== v49 ==
==> flow/design.v (excerpt) <==
module TCAM_TOP (
        input                   CLK
       ,input                   RESET
       ,input                   SEARCH
       ,input                   SETTING
       ,input   [DATA_BITS-1:0] KEY
       ,input   [IDWID-1:0]     SETTING_ID
       ,input   [MASKWID-1:0]   SETTING_MASKID
       ,input   [IDWID-1:0]     SETTING_PRIORITY
       ,output  [IDWID-1:0]     RULEID
       ,output                  SETTING_COMPLETE
       ,output                  SEARCH_COMPLETE
       ,output                  MISMATCH
       ,input                     DDR3_AVL_INIT
       ,input   [SDRAM_DATA-1:0]  DDR3_AVL_READDATA
       ,input                     DDR3_AVL_WAITREQUEST
       ,input                     DDR3_AVL_READDATAVALID
       ,output                    DDR3_AVL_READ
       ,output                    DDR3_AVL_WRITE
       ,output  [SDRAM_ADDR-1:0]  DDR3_AVL_ADDRESS
       ,output  [SDRAM_DATA-1:0]  DDR3_AVL_WRITEDATA
       ,output                    DDR3_AVL_BURSTCOUNT
       ,output                    DDR3_AVL_INITCOMPLETE
	);
    parameter   DATA_BITS = 128;  
    parameter   FRAGMENTS = 8;	 
    parameter   FRAG_BITS = 3;	 
    parameter   IDWID     = 16;   
    parameter   MASKWID   = 18;
    parameter   SDRAM_ADDR = 19;
    parameter   SDRAM_DATA = 256;
    localparam  FRAG_WID  = (DATA_BITS/FRAGMENTS);
    localparam  ADDR_WID  = FRAG_BITS+FRAG_WID;
    localparam  PRIOWID   = IDWID;
    localparam  KWID      = DATA_BITS;
    localparam  SEGWID    = 2+IDWID+MASKWID+KWID+PRIOWID;  
    wire [ DATA_BITS-1:0 ] in_key      = KEY;
    wire [     IDWID-1:0 ] in_id       = SETTING_ID;
    wire [   MASKWID-1:0 ] in_maskid   = SETTING_MASKID;
    wire [   PRIOWID-1:0 ] in_priority = SETTING_PRIORITY;
    wire                 w_read;
    wire                 w_write;
    wire  [ADDR_WID-1:0] w_address;
    wire  [  SEGWID-1:0] w_readdata;
    wire  [  SEGWID-1:0] w_writedata;
  ...
make LEC_CHECK=0 ABC_AREA=1 CAP_MARGIN=20 CORE_MARGIN=2 CORE_UTILIZATION=56 GPL_ROUTABILITY_DRIVEN=1 MAX_ROUTING_LAYER=met4 SLEW_MARGIN=20 finish   # period 2.27 ns
run.sh (not shown) runs the stock make flow with config.mk's settings and CLKGATE_MAP_FILE=.
No stage failed in v49, and the final checks on the layout all came back clean.
### v49 -> v37
Settings: GPL_ROUTABILITY_DRIVEN: 1 -> unset; CORE_UTILIZATION: 56 -> 38; MAX_ROUTING_LAYER: met4 -> unset; ABC_AREA: 1 -> unset; the clock period (ns, I/O delays scaled along): 2.27 -> 14.1.
### Flow results
The cell count reported for v37 is smaller than that of v49 by 8.8%.
Delta (v37 minus v49): routed wire length has decreased; post-CTS setup-driven buffer insertion count has decreased; internal portion of total power has decreased; synthesized chip area reported by yosys has increased; synthesis-to-layout area growth has decreased.
NOTE: worst setup slack in v37 exceeds that of v49
v49 was routed with more vias than v37.
v37 vs. v49: power share of the combinational group went down by 0.7 points.
Summary — number of inverters outside the clock class in the layout, v37 relative to v49: lower, by 672.
Of the two values seen for combinational family with the most area after synthesis, simple AND/OR/NAND/NOR gates was produced by v49 and multiplexers by v37.
Edits applied to the flow inputs when going from v37 to v55:
Settings: a change of CORE_UTILIZATION from 38 to 66; an added SETUP_SLACK_MARGIN of 1.05; a change of the clock period (ns, I/O delays scaled along) from 14.1 to 4.21.
[summary]
- v55 vs v37 on total half-perimeter wirelength after legalization and detailed placement: v55 is the lower one.
- Between v37 and v55, the difference in maximum clock skew at final layout is negligible.
- Total power: v55 above v37
- Summary — final critical-path share of the clock period, v55 relative to v37: higher, by 21 points.
- Going from v37 to v55, total via count after detailed routing grows by 1,219.
- v55 has less setup slack than v37.
- Re overall chip area: v37 and v55 aren't equal, and the higher value belongs to v37.
- Largest fanout of any net on the critical path ended up 2 higher on v55 than on v37.
Setup changes, v55 to v59
Settings: the clock period (ns, I/O delays scaled along): 4.21 -> 4.06.
### Flow results
v59 against v55: worst-case headroom to the max-slew limit shrank by 0.76 points; power saw an increase; full die area comparable; fraction of area in registers held; detailed-route wire length per cell has decreased.
In terms of switching part of the total, v55 and v59 differ only marginally.
Diff v59..v55 | area after synthesis | unchanged
First-iteration DRC count (v59 over v55): increase, 156
v59 -> v55: via count flat
## Diff of input files: v12 against v59
Settings: an added CTS_CLUSTER_DIAMETER of 204; a deleted SETUP_SLACK_MARGIN that had been 1.05; a change of CORE_UTILIZATION from 66 to 67; a change of the clock period (ns, I/O delays scaled along) from 4.06 to 6.75.
### Flow results
Compared with v59, in v12 worst ir drop on vdd fell by 0.00023 V, final instance area shrank by 930 sq um, number of filler cells placed in the layout lost 3.2%. Comparing v12 against v59, there is no change at all in number of standard cells after synthesis. v12 leaves more setup margin than v59.
> inputs changed (v12 -> v53)
Settings: CORE_UTILIZATION now 40, was 67; CTS_CLUSTER_DIAMETER no longer set, was 204; the clock period (ns, I/O delays scaled along) now 9.09, was 6.75.
==> comparison <==
The final layout from v53, which completed every stage, passed the timing, design-rule and antenna checks at the end of the flow. v53 vs v12 — final worst hold slack dropped 0.054 ns. v53 vs. v12: filler cell count went up by 150%. Wire length delta for v53 relative to v12: about 7% higher. When the final numbers for v12 and v53 were put side by side, the wire length per cell turned out to be greater in v12. STATUS post-layout worst setup margin: v53 wins against v12. Compared with v12, v53 shows a higher post-placement setup slack. v53 against v12: TritonCTS buffer count has increased; initial antenna violation count increased by 9 relative to the old numbers; total power per unit cell area lost about 25%; fraction of area in registers down 1.2 points.

run 1:
TCAM_TOP again, from the RTL that the note above started with.
==> flow/config.mk <==
export PLATFORM = sky130hd
export DESIGN_NAME = TCAM_TOP
export DESIGN_NICKNAME = TCAM_TOP
export VERILOG_FILES = /design/flow/design.v
export SDC_FILE = /design/flow/constraint.sdc
export NUM_CORES = 4
export LEC_CHECK = 0
export CAP_MARGIN = 35
export CORE_MARGIN = 2
export CORE_UTILIZATION = 72
export CTS_CLUSTER_DIAMETER = 55
export CTS_CLUSTER_SIZE = 17
export PLACE_DENSITY = 0.41
export SETUP_SLACK_MARGIN = 0.93
export SLEW_MARGIN = 20
==> flow/constraint.sdc <==
create_clock -name core_clock -period 3.12 [get_ports {CLK}]
set_input_delay 0.6240 -clock core_clock [delete_from_list [all_inputs] [get_ports {CLK}]]
set_output_delay 0.6240 -clock core_clock [all_outputs]
set_load 0.01 [all_outputs]
Modified inputs, run 2 compared to run 1
Settings: an added ABC_AREA of 0; an added MAX_ROUTING_LAYER of met5; an added PLACE_DENSITY_LB_ADDON of 0.08; a change of CTS_CLUSTER_DIAMETER from 55 to 100; a change of CTS_CLUSTER_SIZE from 17 to 14; a deleted PLACE_DENSITY that had been 0.41; an added GPL_ROUTABILITY_DRIVEN of 1.
[summary]
Run 2 reached the end of the flow, and the finished layout is clean on the timing, design-rule and antenna checks.
Run 2 vs run 1 on pre-CTS setup slack: run 2 is the higher one.
Measured against run 2, the total power after layout of run 1 comes out at 0.940 times the reference value.
Compared run 2 vs run 1, and routed length on met3 is up in run 2.
For run 3, these inputs were changed with respect to run 2:
Settings: a deleted PLACE_DENSITY_LB_ADDON that had been 0.08; a change of CTS_CLUSTER_SIZE from 14 to 22; an added PLACE_DENSITY of 0.41.
[summary]
- Run 3 ended with every stage complete and zero timing, DRC or antenna violations.
- Run 2 went all the way through synthesis, placement and routing and the layout is clean on timing, DRC and antenna.
- Going from run 2 to run 3, area of all placed cells without fillers decreased 2.5%; critical path depth in cells shows a reduction of 2; final critical path time including I/O delays and setup lost 0.058 ns; met3 track demand over resource shows a reduction of 1.4 points; ratio of final minimum period to clock period shrank by 1.8 points.
- Delta (run 3 minus run 2): via density per instance went down about 2%; worst-case hold slack went up 0.063 ns; non-clock buffer count went up about 0.8%.
- Between run 2 and run 3, the clock tree cell share of total cell area is higher for run 2.

TCAM_TOP again, from the RTL that the note above started with.
==> flow/config.mk <==
export PLATFORM = sky130hd
export DESIGN_NAME = TCAM_TOP
export DESIGN_NICKNAME = TCAM_TOP
export VERILOG_FILES = /design/flow/design.v
export SDC_FILE = /design/flow/constraint.sdc
export NUM_CORES = 4
export LEC_CHECK = 0
export CAP_MARGIN = 20
export CORE_MARGIN = 2
export CORE_UTILIZATION = 72
export CTS_CLUSTER_DIAMETER = 64
export CTS_CLUSTER_SIZE = 10
export SETUP_SLACK_MARGIN = 0.92
export SLEW_MARGIN = 40
==> flow/constraint.sdc <==
create_clock -name core_clock -period 3.12 [get_ports {CLK}]
set_input_delay 0.6240 -clock core_clock [delete_from_list [all_inputs] [get_ports {CLK}]]
set_output_delay 0.6240 -clock core_clock [all_outputs]
set_load 0.01 [all_outputs]
Rerun with:
Settings changed: CTS_CLUSTER_DIAMETER 64 to 119, PLACE_DENSITY_LB_ADDON from default to 0.0, SETUP_SLACK_MARGIN 0.92 to 0.89, SLEW_MARGIN 40 to 20, TNS_END_PERCENT from default to 5.
With this change the flow ran to the end with violations: antenna violations.
Combinational power hardly moves.
Clock skew rises by 0.023 ns.
Cell area hardly moves.
Rerun with:
Settings changed: ABC_AREA from default to 0, CTS_CLUSTER_DIAMETER 119 to default, CTS_CLUSTER_SIZE 10 to 22, GPL_ROUTABILITY_DRIVEN from default to 1, MAX_ROUTING_LAYER from default to met4, PLACE_DENSITY_LB_ADDON 0.0 to default, SETUP_SLACK_MARGIN 0.89 to 0.93, TNS_END_PERCENT 5 to default.
Now the flow finished with timing, DRC and antenna clean.
Count of clock-buffer cells in the layout came out lower by 168.
Global-route usage goes up by 1.4 points.
Routed wire length is higher by 0.77%.
Cell count went down by 0.37%.
Setup slack is better by 0.15 ns.
Power drops by 0.44%.
Combinational power grows by about 2%.
Non-clock buffer count increases by 58.
Worst hold slack improves by 0.019 ns.
Clock power fell by about 1%.
Rerun with:
Settings changed: CTS_CLUSTER_DIAMETER from default to 337, CTS_CLUSTER_SIZE 22 to 21.
The changed run passed the timing, design-rule and antenna checks.
Worst setup slack improved by 0.083 ns.
Non-clock buffer count goes down by 1.
Final area goes down by 4.1%.

Starting RTL as in the previous note.
==> flow/design.v (excerpt) <==
module TCAM_TOP (
        input                   CLK
       ,input                   RESET
       ,input                   SEARCH
       ,input                   SETTING
       ,input   [DATA_BITS-1:0] KEY
       ,input   [IDWID-1:0]     SETTING_ID
       ,input   [MASKWID-1:0]   SETTING_MASKID
       ,input   [IDWID-1:0]     SETTING_PRIORITY
       ,output  [IDWID-1:0]     RULEID
       ,output                  SETTING_COMPLETE
       ,output                  SEARCH_COMPLETE
       ,output                  MISMATCH
       ,input                     DDR3_AVL_INIT
       ,input   [SDRAM_DATA-1:0]  DDR3_AVL_READDATA
       ,input                     DDR3_AVL_WAITREQUEST
       ,input                     DDR3_AVL_READDATAVALID
       ,output                    DDR3_AVL_READ
       ,output                    DDR3_AVL_WRITE
       ,output  [SDRAM_ADDR-1:0]  DDR3_AVL_ADDRESS
       ,output  [SDRAM_DATA-1:0]  DDR3_AVL_WRITEDATA
       ,output                    DDR3_AVL_BURSTCOUNT
       ,output                    DDR3_AVL_INITCOMPLETE
	);
make LEC_CHECK=0 ABC_AREA=0 CAP_MARGIN=20 CELL_PAD_IN_SITES_DETAIL_PLACEMENT=2 CELL_PAD_IN_SITES_GLOBAL_PLACEMENT=2 CORE_MARGIN=10 CORE_UTILIZATION=65 CTS_CLUSTER_DIAMETER=307 CTS_CLUSTER_SIZE=48 GPL_ROUTABILITY_DRIVEN=0 GPL_TIMING_DRIVEN=0 MAX_ROUTING_LAYER=met5 MIN_ROUTING_LAYER=met2 PLACE_DENSITY=0.49 SETUP_SLACK_MARGIN=0.1 SLEW_MARGIN=30 finish   # period 4.66 ns
The baseline stopped in detailed placement (3_5_place_dp).
==> next run, changes <==
Settings changed: CELL_PAD_IN_SITES_DETAIL_PLACEMENT 2 to default, CELL_PAD_IN_SITES_GLOBAL_PLACEMENT 2 to default, CORE_ASPECT_RATIO from default to 0.6, CORE_MARGIN 10 to 9, CORE_UTILIZATION 65 to 40, CTS_CLUSTER_DIAMETER 307 to default, CTS_CLUSTER_SIZE 48 to 99, GPL_ROUTABILITY_DRIVEN 0 to default, GPL_TIMING_DRIVEN 0 to default, PLACE_DENSITY 0.49 to default, SETUP_SLACK_MARGIN 0.1 to default, SLEW_MARGIN 30 to 10.
Clock period 4.66 ns to 10.0 ns, I/O delays scaled along.
What happened:
- The changed run completed without violations
- synthesized cell count is unchanged
- synthesized area is unchanged
- die area increases by about 60%
==> next run, changes <==
Settings changed: ABC_AREA 0 to default, CORE_ASPECT_RATIO 0.6 to default, CORE_MARGIN 9 to 2, CORE_UTILIZATION 40 to 70, CTS_CLUSTER_SIZE 99 to default, MAX_ROUTING_LAYER met5 to default, MIN_ROUTING_LAYER met2 to default, SETUP_SLACK_MARGIN from default to 1.42, SLEW_MARGIN 10 to 20.
Clock period 10.0 ns to 5.35 ns, I/O delays scaled along.
Effect: Clock-buffer cell count rises by 61; total power rises by well over a third; clock skew falls by 0.025 ns; hold slack improved by 0.015 ns; setup slack got worse by 2.9 ns; via count falls by a quarter to a third; non-clock buffer count rises by 20; cell area falls slightly; synthesized area is unchanged.
==> next run, changes <==
Settings changed: SETUP_SLACK_MARGIN 1.42 to 0.72.
Clock period 5.35 ns to 3.12 ns, I/O delays scaled along.
Outcome:
- The new run finished with timing, DRC and antenna clean
- design area climbs by 1.2%
- total power climbs by 73%
- utilization climbs by 1.0 points
- routed wire length climbs by 2.3%
- sequential power climbs by 72%
- clock power climbs by 73%
- synthesized cell count is unchanged
- count of clock-buffer cells in the layout drops by 11
- setup slack loses 0.84 ns
- synthesized area stays the same
- global-route usage climbs by 0.72 points
==> next run, changes <==
Settings changed: CORE_UTILIZATION 70 to 72, CTS_CLUSTER_SIZE from default to 17, SETUP_SLACK_MARGIN 0.72 to 0.93.
What happened: Combinational power fell by about 3%; worst setup slack gets better by 0.075 ns; global-route usage rose by 1.5 points; design area fell by 0.58%; via count rose by 0.62%; first-iteration DRC count rose by 11%; die size fell by 2.7%; power rose by 0.55%; register-to-register slack gets better by 0.09 ns; wire length rose by 2.5%; non-clock buffer count fell by 46.

## JK
TCAM_TOP again, from the RTL that the note above started with.
clock: 3.14 ns
lec_check: 0
abc_area: 1
cap_margin: 35
core_margin: 2
core_utilization: 72
cts_cluster_diameter: 204
cts_cluster_size: 16
place_density_lb_addon: 0.08
setup_slack_margin: 0.86
slew_margin: 20
Setup changes, JK to MS
--- a/flow/config.mk
+++ b/flow/config.mk
@@ -7,3 +7,2 @@
 export LEC_CHECK = 0
-export ABC_AREA = 1
 export CAP_MARGIN = 35
@@ -11,6 +10,6 @@
 export CORE_UTILIZATION = 72
-export CTS_CLUSTER_DIAMETER = 204
+export CTS_CLUSTER_DIAMETER = 71
 export CTS_CLUSTER_SIZE = 16
-export PLACE_DENSITY_LB_ADDON = 0.08
-export SETUP_SLACK_MARGIN = 0.86
-export SLEW_MARGIN = 20
+export PLACE_DENSITY = 0.39
+export SETUP_SLACK_MARGIN = 0.93
+export SLEW_MARGIN = 15
Notes after the runs:
- Cmp JK and MS / actual slew at the worst max-slew pin / lower: MS
- Combined area of all synthesized cells up about 1% in MS wrt JK
- From JK to MS the numbers moved as follows: post-synthesis adder-cell area fraction comparable, wire length of the first global-routing pass now smaller, number of clock buffers in the layout now smaller.
- The slowest cell on the critical path comes out sky130_fd_sc_hd__dfrtp_4 in one run and sky130_fd_sc_hd__nor4_1 in the other, namely in JK and MS respectively.
- Max area of the die across JK and MS: MS
- MS ran to completion and came out clean on the timing, design-rule and antenna checks.
The following lists how AL was set up differently from MS:
==> flow/config.mk <==
export PLATFORM = sky130hd
export DESIGN_NAME = TCAM_TOP
export DESIGN_NICKNAME = TCAM_TOP
export VERILOG_FILES = /design/flow/design.v
export SDC_FILE = /design/flow/constraint.sdc
export NUM_CORES = 4
export LEC_CHECK = 0
export CAP_MARGIN = 20
export CORE_MARGIN = 2
export CORE_UTILIZATION = 27
export SLEW_MARGIN = 20
==> flow/constraint.sdc <==
create_clock -name core_clock -period 13.1 [get_ports {CLK}]
set_input_delay 2.6200 -clock core_clock [delete_from_list [all_inputs] [get_ports {CLK}]]
set_output_delay 2.6200 -clock core_clock [all_outputs]
set_load 0.01 [all_outputs]
==> comparison <==
AL finished every stage and its layout cleared the timing, design-rule and antenna checks.
Die area: AL worse than MS
Of AL and MS, the run reporting the higher initial antenna violation count was AL.
AL vs MS: maximum number of pins on one net before global-route repair up by more than 10%
Reported combinational group power for AL: about 80% down relative to MS
No activity file was given, so power comes from the tool's default toggle rates.
